==> fjord: inputs <==
Design alu_top, start of the top module:
module alu_top (
    input             clk,
    input      [15:0] a,
    input      [15:0] b,
    input      [2:0]  opcode,
    input      [1:0]  mode,
    output reg [31:0] result,
    output reg        eq
);
==> flow/config.mk <==
export PLATFORM = sky130hd
export DESIGN_NAME = alu_top
export DESIGN_NICKNAME = alu_top
export VERILOG_FILES = /design/flow/design.v
export SDC_FILE = /design/flow/constraint.sdc
export NUM_CORES = 4
export LEC_CHECK = 0
export ABC_AREA = 1
export CAP_MARGIN = 0
export CORE_MARGIN = 4
export CORE_UTILIZATION = 72
export CTS_CLUSTER_DIAMETER = 362
export MAX_ROUTING_LAYER = met4
export SETUP_SLACK_MARGIN = 4.65
export SLEW_MARGIN = 40
export TNS_END_PERCENT = 85
==> flow/constraint.sdc <==
create_clock -name core_clock -period 15.7 [get_ports {clk}]
set_input_delay 3.1400 -clock core_clock [delete_from_list [all_inputs] [get_ports {clk}]]
set_output_delay 3.1400 -clock core_clock [all_outputs]
set_load 0.01 [all_outputs]
run.sh (not shown) runs the stock make flow with config.mk's settings and CLKGATE_MAP_FILE=.
==> delta (differences from fjord) <==
Settings changed: ABC_AREA 1 to not set, CAP_MARGIN 0 to 20, CORE_MARGIN 4 to 2, CORE_UTILIZATION 72 to 26, CTS_CLUSTER_DIAMETER 362 to not set, MAX_ROUTING_LAYER met4 to not set, SETUP_SLACK_MARGIN 4.65 to not set, SLEW_MARGIN 40 to 20, TNS_END_PERCENT 85 to not set.
==> flow/constraint.sdc (replaced) <==
create_clock -name core_clock -period 87.1 [get_ports {clk}]
set_input_delay 17.4200 -clock core_clock [delete_from_list [all_inputs] [get_ports {clk}]]
set_output_delay 17.4200 -clock core_clock [all_outputs]
set_load 0.01 [all_outputs]
==> juniper (differences from fjord) <==
Settings changed: CAP_MARGIN 0 to 20, CELL_PAD_IN_SITES_DETAIL_PLACEMENT set to 2, CELL_PAD_IN_SITES_GLOBAL_PLACEMENT set to 2, CORE_MARGIN 4 to 5, CORE_UTILIZATION 72 to 40, CTS_CLUSTER_DIAMETER 362 to not set, MAX_ROUTING_LAYER met4 to not set, SETUP_SLACK_MARGIN 4.65 to not set, SLEW_MARGIN 40 to 20, TNS_END_PERCENT 85 to not set.
==> flow/constraint.sdc (replaced) <==
create_clock -name core_clock -period 90.0 [get_ports {clk}]
set_input_delay 18.0000 -clock core_clock [delete_from_list [all_inputs] [get_ports {clk}]]
set_output_delay 18.0000 -clock core_clock [all_outputs]
set_load 0.01 [all_outputs]
==> results_slide.txt <==
Flow Results at a Glance

Floorplanning
  • Chip area: 103000 sq um
  • Core Rows: 114

Run status
  • Status: complete, no violations

Yosys
  • Mux area share: 0.0291%
  • Seq share, synth: between 3 and 4%
The numbers above come from juniper.

==> results_slide.txt <==
Flow Results at a Glance

Yosys
  • Mux area share: under 10%
  • Seq share, synth: approximately 3.8%
  • Simple-Gate Area Share: approximately 22%

Final timing
  • Max-slew violation count: 0

Floorplanning
  • Chip area: roughly 140000 sq um
  • Core Rows: about 140

Routing
  • Drt drc: 0

Setup path
  • Crit Reg-Reg Endpoint: result[0]

Run status
  • Status: complete, no violations
The numbers above come from delta.

==> results_slide.txt <==
Run Summary

Floorplanning
  • Core Rows: about 84
  • Chip area: about 58000 sq um

Yosys
  • Mux area share: less than 1%
  • Seq share, synth: approximately 3.6%
  • Simple-Gate Area Share: 30.4%
  • Warnings, synthesis: 5
  • Fraction of registers with async set/reset: 0%

Run status
  • First Error: Error: detail_place.tcl, 38 bad optional access
  • Status: stopped before the end
  • Last stage: detailed placement
The numbers above come from fjord.


---

==> run a: inputs <==
alu_top again, from the RTL that the note above started with.
==> flow/config.mk <==
export PLATFORM = sky130hd
export DESIGN_NAME = alu_top
export DESIGN_NICKNAME = alu_top
export VERILOG_FILES = /design/flow/design.v
export SDC_FILE = /design/flow/constraint.sdc
export NUM_CORES = 4
export LEC_CHECK = 0
export CAP_MARGIN = 20
export CELL_PAD_IN_SITES_DETAIL_PLACEMENT = 2
export CORE_MARGIN = 2
export CORE_UTILIZATION = 16
export CTS_CLUSTER_SIZE = 60
export GPL_ROUTABILITY_DRIVEN = 0
export GPL_TIMING_DRIVEN = 0
export HOLD_SLACK_MARGIN = 0.23
export MAX_ROUTING_LAYER = met4
export SETUP_SLACK_MARGIN = 5.0
export SLEW_MARGIN = 35
export TNS_END_PERCENT = 45
==> flow/constraint.sdc <==
create_clock -name core_clock -period 90.0 [get_ports {clk}]
set_input_delay 18.0000 -clock core_clock [delete_from_list [all_inputs] [get_ports {clk}]]
set_output_delay 18.0000 -clock core_clock [all_outputs]
set_load 0.01 [all_outputs]
==> inputs of run b, as changes to run a <==
CELL_PAD_IN_SITES_DETAIL_PLACEMENT = unset   (was 2)
CORE_UTILIZATION = 40   (was 16)
CTS_CLUSTER_SIZE = unset   (was 60)
GPL_ROUTABILITY_DRIVEN = unset   (was 0)
GPL_TIMING_DRIVEN = unset   (was 0)
HOLD_SLACK_MARGIN = unset   (was 0.23)
MAX_ROUTING_LAYER = unset   (was met4)
SETUP_SLACK_MARGIN = unset   (was 5.0)
SLEW_MARGIN = 20   (was 35)
TNS_END_PERCENT = unset   (was 45)
==> flow/constraint.sdc (replaced) <==
create_clock -name core_clock -period 87.1 [get_ports {clk}]
set_input_delay 17.4200 -clock core_clock [delete_from_list [all_inputs] [get_ports {clk}]]
set_output_delay 17.4200 -clock core_clock [all_outputs]
set_load 0.01 [all_outputs]
==> inputs of run c, as changes to run a <==
ABC_AREA = 1   (was unset)
CELL_PAD_IN_SITES_DETAIL_PLACEMENT = unset   (was 2)
CORE_MARGIN = 6   (was 2)
CORE_UTILIZATION = 18   (was 16)
CTS_CLUSTER_DIAMETER = 369   (was unset)
CTS_CLUSTER_SIZE = 100   (was 60)
GPL_ROUTABILITY_DRIVEN = unset   (was 0)
GPL_TIMING_DRIVEN = unset   (was 0)
HOLD_SLACK_MARGIN = unset   (was 0.23)
MAX_ROUTING_LAYER = unset   (was met4)
PLACE_DENSITY = 0.75   (was unset)
SETUP_SLACK_MARGIN = -2.0   (was 5.0)
SLEW_MARGIN = 20   (was 35)
TNS_END_PERCENT = 20   (was 45)
==> out/summary.rpt <==
RUN STATUS
-----------------------------------------------------------------------
Result of the run                                          aborted with a tool error
Tool error                                                 [ERROR GRT-0116] Global routing finished with congestion. Check the congestion regions in the DRC Viewer.
Failing step                                               global routing (5_1_grt)

SYNTHESIS
-----------------------------------------------------------------------
Dominant comb cell                                          adder cells

CLOCK NETWORK
-----------------------------------------------------------------------
Count of instances resized after the clock tree is built            721

-- figures above: run a

==> out/summary.rpt <==
RUN STATUS
-----------------------------------------------------------------------
Result of the run                                          complete, no violations

SYNTHESIS
-----------------------------------------------------------------------
Top cell area share                                               19.1%
Dominant comb cell                                         simple AND/OR/NAND/NOR gates

CLOCK NETWORK
-----------------------------------------------------------------------
Count of instances resized after the clock tree is built              0

-- figures above: run c

==> out/summary.rpt <==
CELLS AND AREA
-----------------------------------------------------------------------
Fill count                                                         8797
Cell area after layout                                        45200 um2
Post-route non-filler standard cell count                          6554

RUN STATUS
-----------------------------------------------------------------------
Result of the run                                          complete, no violations

CLOCK NETWORK
-----------------------------------------------------------------------
Count of instances resized after the clock tree is built             22

-- figures above: run b

